## uart_top
module  uart_top(
								input  clk,
								input  rst_n,
								input  din,
								input sw8,
								output  reg  [23:0] pic_out,
								output  reg [16:0] addr,
								output  reg wr_ram,
								output  tx,
								output  reg pic_done,    
								output  reg  pic_download,    
								output  reg [7:0] rgb_led
								);
	wire   dout_vld;
	wire  [7:0] dout;
	reg [3:0] code_p;
	reg  [4:0]  cnt;
	reg  [3:0]  state;
	wire  [3:0]  code;
	wire [7:0]  temp;
	reg [23:0] pic_reg;
	parameter  monitor=0;   
	parameter  second=1 ;
	parameter  third=2 ;
	parameter   fouth=3;
	parameter   fiveth=4;
	parameter   sixth=5;
	parameter   send=6;
	parameter   stop=7;
	assign temp=(dout>8'd57)?(dout-8'd87):(dout-8'd48);
	assign code=temp[3:0];
	always  @ (posedge clk or negedge rst_n)
	    begin
			if  (!rst_n)
			   begin
			      state<=monitor;
				  wr_ram<=1;
				  pic_out<=0;
				  addr<=0;
				  pic_done<=0;
				  end
			else
	case (state)
	monitor:	begin
				   if (dout_vld)
						begin
						    wr_ram<=1;	
							pic_reg[23:20]<=code;
							state<=second;
							code_p<=code;
						end
				 else
				          state<=monitor;
					end
	second:	begin
					if (dout_vld)
							begin
								pic_reg[19:16]<=code;
								state<=third;
								rgb_led<={code_p,code};
							end
					else
							state<=second;
					end
		third:		begin
					if (dout_vld)
						begin
							pic_reg[15:12]<=code;
							state<=fouth;
							code_p<=code;
						end
					else
						state<=third;
					end
		fouth:		begin
					if (dout_vld)
						begin
							pic_reg[11:8]<=code;
							state<=fiveth;
							rgb_led<={code_p,code};
						end
					else
						state<=fouth;
					end
		fiveth:		begin
					if (dout_vld)
						begin
							pic_reg[7:4]<=code;
							state<=sixth;
							code_p<=code;
						end
					else
						state<=fiveth;
					end
        sixth:		begin
					if (dout_vld)
						begin
							pic_reg[3:0]<=code;
							state<=send;
							rgb_led<={code_p,code};
						end
					else
  ...
Size: about 750 cells after synthesis, ~150 flip-flops, about 57 I/O pins, about 7000 µm² of cells after synthesis.
Settings: LEC_CHECK=0, ABC_AREA=1, CAP_MARGIN=20, CELL_PAD_IN_SITES_GLOBAL_PLACEMENT=1, CORE_ASPECT_RATIO=1.28, CORE_MARGIN=2, CORE_UTILIZATION=18, CTS_CLUSTER_DIAMETER=27, GPL_ROUTABILITY_DRIVEN=1, MAX_ROUTING_LAYER=met5, SLEW_MARGIN=0, TNS_END_PERCENT=75; clock period 2.58 ns.
run.sh (not shown) runs the stock make flow with config.mk's settings and CLKGATE_MAP_FILE=.
Next try:
- ABC_AREA: 1 -> default
- CELL_PAD_IN_SITES_GLOBAL_PLACEMENT: 1 -> default
- CORE_ASPECT_RATIO: 1.28 -> default
- CORE_UTILIZATION: 18 -> 40
- CTS_CLUSTER_DIAMETER: 27 -> 343
- GPL_ROUTABILITY_DRIVEN: 1 -> default
- HOLD_SLACK_MARGIN: default -> 0.04
- MAX_ROUTING_LAYER: met5 -> default
- SLEW_MARGIN: 0 -> 20
- TNS_END_PERCENT: 75 -> default
- clock period: 2.58 -> 10.0 ns (I/O delays scaled with it)
Die area falls by 56%.
Wire length fell by 21%.
Hold slack improved by 0.12 ns.
Count of clock-buffer cells in the layout went down by 1.
Design area drops by 11%.
Setup slack gets better by 6.3 ns.
Next try:
- CELL_PAD_IN_SITES_DETAIL_PLACEMENT: default -> 1
- CORE_ASPECT_RATIO: default -> 1.7
- CORE_MARGIN: 2 -> 9
- CORE_UTILIZATION: 40 -> 48
- CTS_CLUSTER_DIAMETER: 343 -> 375
- CTS_CLUSTER_SIZE: default -> 100
- HOLD_SLACK_MARGIN: 0.04 -> default
- TNS_END_PERCENT: default -> 5
Via count came out higher by 4.1%. Utilization came out higher by 11 points. Routed wire length came out higher by 24%. Design area stays flat.
Next try:
- CELL_PAD_IN_SITES_DETAIL_PLACEMENT: 1 -> default
- CORE_ASPECT_RATIO: 1.7 -> 0.5
- CORE_MARGIN: 9 -> 2
- CORE_UTILIZATION: 48 -> 70
- HOLD_SLACK_MARGIN: default -> 0.3
- SETUP_SLACK_MARGIN: default -> -0.96
=> Setup slack gains 0.080 ns; sequential power is about the same; via count is higher by 0.70%; final area falls by about 1%; register-to-register slack gets better by 0.08 ns; total power shrinks by 2.2%.

========
v6:
uart_top again, from the RTL that the note above started with.
clock: 10.0 ns
lec_check: 0
cap_margin: 20
core_aspect_ratio: 0.5
core_margin: 2
core_utilization: 66
cts_cluster_diameter: 375
cts_cluster_size: 100
setup_slack_margin: -0.96
slew_margin: 20
tns_end_percent: 5
--- input diff v6..v7 ---
- putting CELL_PAD_IN_SITES_GLOBAL_PLACEMENT at 1 where nothing was set
- putting MAX_ROUTING_LAYER at met4 where nothing was set
- clearing CTS_CLUSTER_DIAMETER, which used to be 375
- swapping 66 for 40 in CORE_UTILIZATION
- clearing CORE_ASPECT_RATIO, which used to be 0.5
- putting GPL_ROUTABILITY_DRIVEN at 1 where nothing was set
- putting ABC_AREA at 1 where nothing was set
- clearing SETUP_SLACK_MARGIN, which used to be -0.96
- clearing CTS_CLUSTER_SIZE, which used to be 100
- swapping 20 for 25 in SLEW_MARGIN
- clearing TNS_END_PERCENT, which used to be 5
- What v6 reported for cell area has to be multiplied by 1.07 to get the figure for v7.
- Summary of v7 over v6: post-route worst hold slack held steady, combinational gate area increased about 3.5%, post-place setup slack now sits lower.

========
== run 1 ==
uart_top again, from the RTL that the note above started with.
Settings: LEC_CHECK=0, ABC_AREA=1, CAP_MARGIN=35, CORE_MARGIN=2, CORE_UTILIZATION=70, CTS_CLUSTER_DIAMETER=360, CTS_CLUSTER_SIZE=23, PLACE_DENSITY_LB_ADDON=0.12, SLEW_MARGIN=20; clock period 2.04 ns.
Run 1 finished every stage; the final checks, however, were not passed, the failures being hold timing, setup timing.
--- input diff run 1..run 2 ---
- ABC_AREA now 0, was 1
- SETUP_SLACK_MARGIN now 0.6, previously not set
- CTS_CLUSTER_DIAMETER no longer set, was 360
- PLACE_DENSITY_LB_ADDON now 0.0, was 0.12
## What came out
Run 2 vs. run 1: die area lower; instance tally after logic synthesis went down 29%; share of synthesized cell area in and-or and or-and compound cells now sits lower.
Of run 1 and run 2, only run 2 never reached the final stage.
Run 2 did not make it past 4_1_cts, where a tool error ended it.
Run 1 finished every stage; the final checks, however, were not passed, the failures being hold timing, setup timing.
Summary of run 2 over run 1: simple-gate portion of the synthesized area -9.5 points, count of instantiated cells in the yosys netlist lost 29%, xor and xnor area share after synthesis climbed 2.0 points.
Horizontal extent of the die: run 2 vs run 1 down 2.5%
### run 2 -> run 3
- changing CAP_MARGIN from 35 to 20
- removing PLACE_DENSITY_LB_ADDON (formerly 0.0)
- removing CTS_CLUSTER_SIZE (formerly 23)
- changing CORE_UTILIZATION from 70 to 40
- removing ABC_AREA (formerly 0)
- removing SETUP_SLACK_MARGIN (formerly 0.6)
- changing the clock period (ns, I/O delays scaled along) from 2.04 to 3.68
--- outcome ---
The flow did not stop early for run 3: all stages ran, and the layout cleared the timing, design-rule and antenna checks. Overall chip area, run 3 and run 2, higher one = run 3. Re instance area at placement: run 2 was higher than run 3. Async set-reset flop share out of synthesis of run 2 is on par with run 3.

========
Starting RTL as in the previous note.
clock: 3.42 ns
lec_check: 0
cap_margin: 30
core_margin: 2
core_utilization: 65
cts_cluster_diameter: 260
gpl_routability_driven: 1
gpl_timing_driven: 1
slew_margin: 20
Change:
Settings changed: CAP_MARGIN 30 to 0, CELL_PAD_IN_SITES_DETAIL_PLACEMENT set to 0, CELL_PAD_IN_SITES_GLOBAL_PLACEMENT set to 3, CORE_MARGIN 2 to 4, CORE_UTILIZATION 65 to 61, CTS_CLUSTER_DIAMETER 260 to 253, CTS_CLUSTER_SIZE set to 86, GPL_TIMING_DRIVEN 1 to 0, HOLD_SLACK_MARGIN set to 0.02, MAX_ROUTING_LAYER set to met5, PLACE_DENSITY_LB_ADDON set to 0.07, TNS_END_PERCENT set to 85.
Effect: With this change the flow did not get past global placement without I/O. Area after synthesis does not change. Die size is higher by 14%. Synthesized cell count does not change.
Change:
Settings changed: ABC_AREA set to 1, CAP_MARGIN 0 to 30, CORE_ASPECT_RATIO set to 0.9, CORE_MARGIN 4 to 7, CTS_CLUSTER_SIZE 86 to 55, GPL_TIMING_DRIVEN 0 to 1, MAX_ROUTING_LAYER met5 to met4, MIN_ROUTING_LAYER set to met2, SETUP_SLACK_MARGIN set to -0.3, TNS_END_PERCENT 85 to 100.
The new run failed in global placement without I/O.
Synthesized cell count grows by well over a third.
Area after synthesis grows by a few percent.
Die size grows by about a fifth.
Change:
Settings changed: ABC_AREA 1 to unset, CELL_PAD_IN_SITES_DETAIL_PLACEMENT 0 to unset, CELL_PAD_IN_SITES_GLOBAL_PLACEMENT 3 to unset, CORE_ASPECT_RATIO 0.9 to 1.94, CORE_MARGIN 7 to 4, CTS_CLUSTER_DIAMETER 253 to 260, CTS_CLUSTER_SIZE 55 to 98, HOLD_SLACK_MARGIN 0.02 to unset, MAX_ROUTING_LAYER met4 to unset, MIN_ROUTING_LAYER met2 to unset, PLACE_DENSITY set to 0.39, PLACE_DENSITY_LB_ADDON 0.07 to unset, SETUP_SLACK_MARGIN -0.3 to -0.32, TNS_END_PERCENT 100 to 20.
The changed run ran to the end with violations: negative setup slack. Die area came out lower by 13%. Synthesized cell count came out lower by about 30%. Area after synthesis came out lower by about 5%.
Change:
Settings changed: CORE_ASPECT_RATIO 1.94 to unset, CORE_MARGIN 4 to 2, CORE_UTILIZATION 61 to 68, CTS_CLUSTER_SIZE 98 to unset, PLACE_DENSITY 0.39 to 0.61, SETUP_SLACK_MARGIN -0.32 to unset, TNS_END_PERCENT 20 to unset.
Clock period 3.42 ns to 2.16 ns, I/O delays scaled along.
Outcome: The new run completed, yet does not pass: negative setup slack. Flip-flop count does not change. Cell count grows by 3.1%. Sequential share of layout area goes down by 2.9 points. Register-to-register slack degrades by 1.2 ns. Final area climbs by 6.2%. Worst hold slack improves by 0.12 ns. Total power grows by 78%. Core utilization came out higher by 12 points. Setup slack degrades by 1.2 ns. Die size falls by 17%.

========
## juniper
Starting RTL as in the previous note.
Design uart_top, start of the top module:
module  uart_top(
								input  clk,
								input  rst_n,
								input  din,
								input sw8,
								output  reg  [23:0] pic_out,
								output  reg [16:0] addr,
								output  reg wr_ram,
								output  tx,
								output  reg pic_done,    
								output  reg  pic_download,    
								output  reg [7:0] rgb_led
								);
	wire   dout_vld;
	wire  [7:0] dout;
	reg [3:0] code_p;
	reg  [4:0]  cnt;
	reg  [3:0]  state;
	wire  [3:0]  code;
	wire [7:0]  temp;
	reg [23:0] pic_reg;
	parameter  monitor=0;   
	parameter  second=1 ;
	parameter  third=2 ;
	parameter   fouth=3;
	parameter   fiveth=4;
	parameter   sixth=5;
	parameter   send=6;
	parameter   stop=7;
	assign temp=(dout>8'd57)?(dout-8'd87):(dout-8'd48);
	assign code=temp[3:0];
	always  @ (posedge clk or negedge rst_n)
	    begin
			if  (!rst_n)
			   begin
			      state<=monitor;
				  wr_ram<=1;
				  pic_out<=0;
				  addr<=0;
				  pic_done<=0;
				  end
			else
	case (state)
  ...
clock: 7.49 ns
lec_check: 0
abc_area: 1
cap_margin: 40
core_margin: 2
core_utilization: 72
slew_margin: 20
tns_end_percent: 20
Setup changes, juniper to sierra
Settings: CAP_MARGIN: 40 -> 15; TNS_END_PERCENT: 20 -> unset; CTS_CLUSTER_SIZE: unset -> 62; CTS_CLUSTER_DIAMETER: unset -> 28; SETUP_SLACK_MARGIN: unset -> 0.66; the clock period (ns, I/O delays scaled along): 7.49 -> 6.84.
Notes after the runs:
From sierra to juniper, fraction of synthesized area in multiplexers did not move at all.
Core util | sierra vs juniper | sierra lower
Summary: with juniper as the reference, met2 wirelength from detailed routing in sierra moved down by a few percent.
NOTE wire length juniper->sierra decreased by a few percent
Register share of total power up 1.0 points in sierra wrt juniper
juniper -> sierra: via count flat
Per the comparison of sierra with juniper, global-route wire length before repair +about 1%; critical path depth grew by 17; overall power after layout picked up an extra 6.9%.
The following lists how yarrow was set up differently from sierra:
Settings: an added TNS_END_PERCENT of 10; a deleted SETUP_SLACK_MARGIN that had been 0.66; a change of CTS_CLUSTER_SIZE from 62 to 94; a change of CAP_MARGIN from 15 to 20; a deleted CTS_CLUSTER_DIAMETER that had been 28; a change of the clock period (ns, I/O delays scaled along) from 6.84 to 2.04.
Notes after the runs:
- The flow completed for yarrow, but it is not clean: the layout still shows hold timing, setup timing.
- Taking sierra as the reference, in yarrow routed length on met3 picked up an extra 110%; final RePlAce weighted congestion picked up an extra about 4.3%; area taken by multi-input logic gates picked up an extra 8.7%; maximum clock frequency picked up an extra about 20%.
- What sierra reported for wire length of the first global-routing pass has to be multiplied by 1.12 to get the figure for yarrow.

========
The RTL this note starts from:
==> flow/design.v <==
`timescale 1ns / 1ps
module uart_rx(
               input               clk          ,		 
               input               rst_n        ,	
               input               din          ,
               output  reg [7:0]    dout         ,		
               output  reg         dout_vld     
               );
parameter    	   BPS	  =	217;	 
reg   [14:0]        cnt0         ;
wire                add_cnt0     ;
wire                end_cnt0     ;
reg   [ 3:0]        cnt1         ;
wire                add_cnt1     ;
wire                end_cnt1     ;
reg                 rx0          ;	
reg                 rx1          ;	
reg                 rx2          ;	
wire                rx_en        ;
reg                 flag_add     ;
always @ (posedge clk or negedge rst_n) begin
	if(!rst_n) begin
		rx0 <= 1'b1;
        rx1 <= 1'b1;
        rx2 <= 1'b1;
	end
	else begin
		rx0 <= din;
        rx1 <= rx0;
        rx2 <= rx1;
	end
end
assign rx_en = rx2 & ~rx1;	
always @(posedge clk or negedge rst_n)begin
    if(!rst_n)begin
        cnt0 <= 0;
    end
    else if(add_cnt0)begin
        if(end_cnt0)
            cnt0 <= 0;
        else
            cnt0 <= cnt0 + 1;
    end
end
assign add_cnt0 = flag_add;
assign end_cnt0 = add_cnt0 && cnt0==BPS-1 ;
always @(posedge clk or negedge rst_n)begin 
    if(!rst_n)begin
        cnt1 <= 0;
    end
    else if(add_cnt1)begin
        if(end_cnt1)
            cnt1 <= 0;
        else
            cnt1 <= cnt1 + 1;
    end
end
assign add_cnt1 = end_cnt0;
assign end_cnt1 = add_cnt1 && cnt1==9-1 ;  
always @ (posedge clk or negedge rst_n)begin
	if(!rst_n) begin
		flag_add <= 1'b0;
	end
	else if(rx_en) begin		
		flag_add <= 1'b1;	
	end
    else if(end_cnt1) begin		
		flag_add <= 1'b0;	
	end
end
always @ (posedge clk or negedge rst_n)begin
	if(!rst_n) begin
		dout <= 8'd0;
	end
	else if(add_cnt0 && cnt0==BPS/2-1 && cnt1!=0) begin		 
	    dout[cnt1-1]<= rx2 ;
	end
end
always @ (posedge clk or negedge rst_n)begin
	if(!rst_n) begin
		dout_vld <= 1'b0;
	end
    else if(end_cnt1) begin		
		dout_vld <= 1'b1;	
	end
	else begin	
        dout_vld <= 1'b0;			
	end
end
endmodule
`timescale 1ns / 1ps
module uart_tx(
                 input             clk    ,			
                 input             rst_n  ,		
                 input [7:0]       din    ,
                 input             din_vld,	  
                 output reg        rdy    ,   
                 output reg        dout   
             );
parameter         BPS    = 217;
reg   [7:0]       tx_data_tmp;	
reg               flag_add   ;
reg   [14:0]      cnt0       ;
wire              add_cnt0   ;
wire              end_cnt0   ;
reg   [ 3:0]      cnt1       ;
wire              add_cnt1   ;
wire              end_cnt1   ;
wire  [ 9:0]      data       ;
always  @(posedge clk or negedge rst_n)begin
    if(rst_n==1'b0)begin
        flag_add <= 0;
    end
    else if(flag_add==0 && din_vld)begin
        flag_add <= 1;
    end
    else if(end_cnt1)begin
        flag_add <= 0;
    end
end
always @(posedge clk or negedge rst_n)begin
    if(!rst_n)begin
        cnt0 <= 0;
    end
    else if(add_cnt0)begin
        if(end_cnt0)
            cnt0 <= 0;
        else
            cnt0 <= cnt0 + 1;
    end
end
assign add_cnt0 = flag_add;
assign end_cnt0 = add_cnt0 && cnt0==BPS-1 ;
always @(posedge clk or negedge rst_n)begin 
    if(!rst_n)begin
        cnt1 <= 0;
    end
    else if(add_cnt1)begin
        if(end_cnt1)
            cnt1 <= 0;
        else
            cnt1 <= cnt1 + 1;
    end
end
assign add_cnt1 = end_cnt0;
assign end_cnt1 = add_cnt1 && cnt1==10-1 ;
always @ (posedge clk or negedge rst_n) begin
	if(!rst_n) begin
		tx_data_tmp <=8'd0;
	end
	else if(flag_add==1'b0 && din_vld) begin	
		tx_data_tmp <= din;	
	end
end
always @ (posedge clk or negedge rst_n) begin
	if(!rst_n) begin
		dout <= 1'b1;
	end
	else if(add_cnt0 && cnt0==1-1)begin
        dout<= data[cnt1];
    end 
end
assign  data = {1'b1,tx_data_tmp,1'b0};  
always  @(*)begin
    if(din_vld || flag_add)
        rdy = 1'b0;
    else
        rdy = 1'b1;
end
endmodule
module  uart_top(
								input  clk,
								input  rst_n,
								input  din,
								input sw8,
								output  reg  [23:0] pic_out,
								output  reg [16:0] addr,
								output  reg wr_ram,
								output  tx,
								output  reg pic_done,    
								output  reg  pic_download,    
								output  reg [7:0] rgb_led
								);
	wire   dout_vld;
	wire  [7:0] dout;
	reg [3:0] code_p;
	reg  [4:0]  cnt;
	reg  [3:0]  state;
	wire  [3:0]  code;
	wire [7:0]  temp;
	reg [23:0] pic_reg;
	parameter  monitor=0;   
	parameter  second=1 ;
	parameter  third=2 ;
	parameter   fouth=3;
	parameter   fiveth=4;
	parameter   sixth=5;
	parameter   send=6;
	parameter   stop=7;
	assign temp=(dout>8'd57)?(dout-8'd87):(dout-8'd48);
	assign code=temp[3:0];
	always  @ (posedge clk or negedge rst_n)
	    begin
			if  (!rst_n)
			   begin
			      state<=monitor;
				  wr_ram<=1;
				  pic_out<=0;
				  addr<=0;
				  pic_done<=0;
				  end
			else
	case (state)
	monitor:	begin
				   if (dout_vld)
						begin
						    wr_ram<=1;	
							pic_reg[23:20]<=code;
							state<=second;
							code_p<=code;
						end
				 else
				          state<=monitor;
					end
	second:	begin
					if (dout_vld)
							begin
								pic_reg[19:16]<=code;
								state<=third;
								rgb_led<={code_p,code};
							end
					else
							state<=second;
					end
		third:		begin
					if (dout_vld)
						begin
							pic_reg[15:12]<=code;
							state<=fouth;
							code_p<=code;
						end
					else
						state<=third;
					end
		fouth:		begin
					if (dout_vld)
						begin
							pic_reg[11:8]<=code;
							state<=fiveth;
							rgb_led<={code_p,code};
						end
					else
						state<=fouth;
					end
		fiveth:		begin
					if (dout_vld)
						begin
							pic_reg[7:4]<=code;
							state<=sixth;
							code_p<=code;
						end
					else
						state<=fiveth;
					end
        sixth:		begin
					if (dout_vld)
						begin
							pic_reg[3:0]<=code;
							state<=send;
							rgb_led<={code_p,code};
						end
					else
						state<=sixth;
					end
		send: 	 begin
						wr_ram<=0;
						pic_out<=pic_reg;
						if (addr<479)
							begin
								addr<=addr+1;								
								pic_done<=0;
								state<=monitor;
							end
			         else if (addr==479)
					        begin								 
							     addr<=0;		
								 pic_done<=1;
								 state<=stop;								
							end	 
						end
		stop:  begin
					if  (sw8==1)
					    state<=monitor;
					else
						begin
						state<=stop;
						end
				  end
		     endcase
		end
		always  @ (posedge  clk or negedge rst_n)
		    begin
				if (!rst_n)
					cnt<=0;
				else if (state==send)
				    cnt<=cnt+1;
			    else 
					cnt<=cnt;
			end
		always  @ (posedge  clk or negedge rst_n)
			begin
				if (!rst_n)
					pic_download<=1;
		   else if (cnt>=15)
					pic_download<=0;
			else
					pic_download<=1;
			end
		uart_rx #(.BPS(16)) uart_rx(
								.clk(clk),
								.rst_n(rst_n),
								.din(din),
								.dout(dout),
								.dout_vld(dout_vld)
								);
	   uart_tx #(.BPS(16)) uart_tx(
                              .clk(clk)    ,			
                              .rst_n(rst_n)  ,		
							  .din_vld(dout_vld)    ,
							  .din(dout),
							  .dout(tx),
							  .rdy()
							); 
		endmodule 
clock: 3.25 ns
lec_check: 0
cap_margin: 30
core_margin: 2
core_utilization: 71
cts_cluster_diameter: 228
gpl_routability_driven: 1
gpl_timing_driven: 1
slew_margin: 20
The starting point finished but fails on setup timing.
Next try:
ABC_AREA = 1   (was not set)
CAP_MARGIN = 0   (was 30)
CORE_UTILIZATION = 68   (was 71)
CTS_CLUSTER_DIAMETER = 90   (was 228)
PLACE_DENSITY = 0.61   (was not set)
clock period = 2.26 ns   (was 3.25 ns; I/O delays follow)
The new run finished but fails on setup timing.
Count of clock-buffer cells in the layout rose by 4.
Total power grows by 48%.
Combinational power rose by 66%.
Critical path depth increases by 5.
Sequential power came out higher by 43%.
First-iteration DRC count goes up by 39%.
Next try:
CORE_UTILIZATION = 72   (was 68)
CTS_CLUSTER_SIZE = 59   (was not set)
PLACE_DENSITY = 0.36   (was 0.61)
What happened:
- The changed run finished with setup timing left
- via count rose by 6.0%
- critical path depth rose by 1
- synthesized area stays the same
Next try:
ABC_AREA = not set   (was 1)
CAP_MARGIN = 30   (was 0)
CORE_UTILIZATION = 68   (was 72)
CTS_CLUSTER_DIAMETER = 260   (was 90)
CTS_CLUSTER_SIZE = not set   (was 59)
PLACE_DENSITY = 0.61   (was 0.36)
=>
- The new run completed, yet does not pass: setup timing
- die area grows by 0.43%
- sequential share of layout area grows by 1.3 points
- clock skew shrinks by 0.0044 ns
- worst setup slack is worse by 0.67 ns
- total power shrinks by 3.6%
- design area shrinks by 2.8%
- synthesized cell count shrinks by 29%
- register-to-register slack is worse by 0.67 ns
- first-iteration DRC count shrinks by 39%
- sequential power barely changes
Next try:
CORE_UTILIZATION = 71   (was 68)
CTS_CLUSTER_DIAMETER = 221   (was 260)
PLACE_DENSITY = not set   (was 0.61)
clock period = 3.08 ns   (was 2.26 ns; I/O delays follow)
The new run reached the layout checks and failed them: setup timing.
Register-to-register slack improved by 0.81 ns.
Routed wire length goes up by about a fifth.
Global-route usage rose by 3.0 points.
Cell area came out lower slightly.
Next try:
CAP_MARGIN = 20   (was 30)
CORE_UTILIZATION = 40   (was 71)
CTS_CLUSTER_DIAMETER = not set   (was 221)
GPL_ROUTABILITY_DRIVEN = not set   (was 1)
GPL_TIMING_DRIVEN = not set   (was 1)
clock period = 10.0 ns   (was 3.08 ns; I/O delays follow)
Outcome: The changed run completed with no timing, DRC or antenna violations. Hold slack loses 0.015 ns. Fmax decreases by 8.8%. Flip-flop count stays the same. Clock power is lower by 72%. Core utilization went down by 42 points. Count of clock-buffer cells in the layout is unchanged. Die area went up by 74%. Non-clock buffer count fell by 23. Routed wire length went down by 29%.
Power figures rest on the tool's default switching activity, not on a simulated workload.
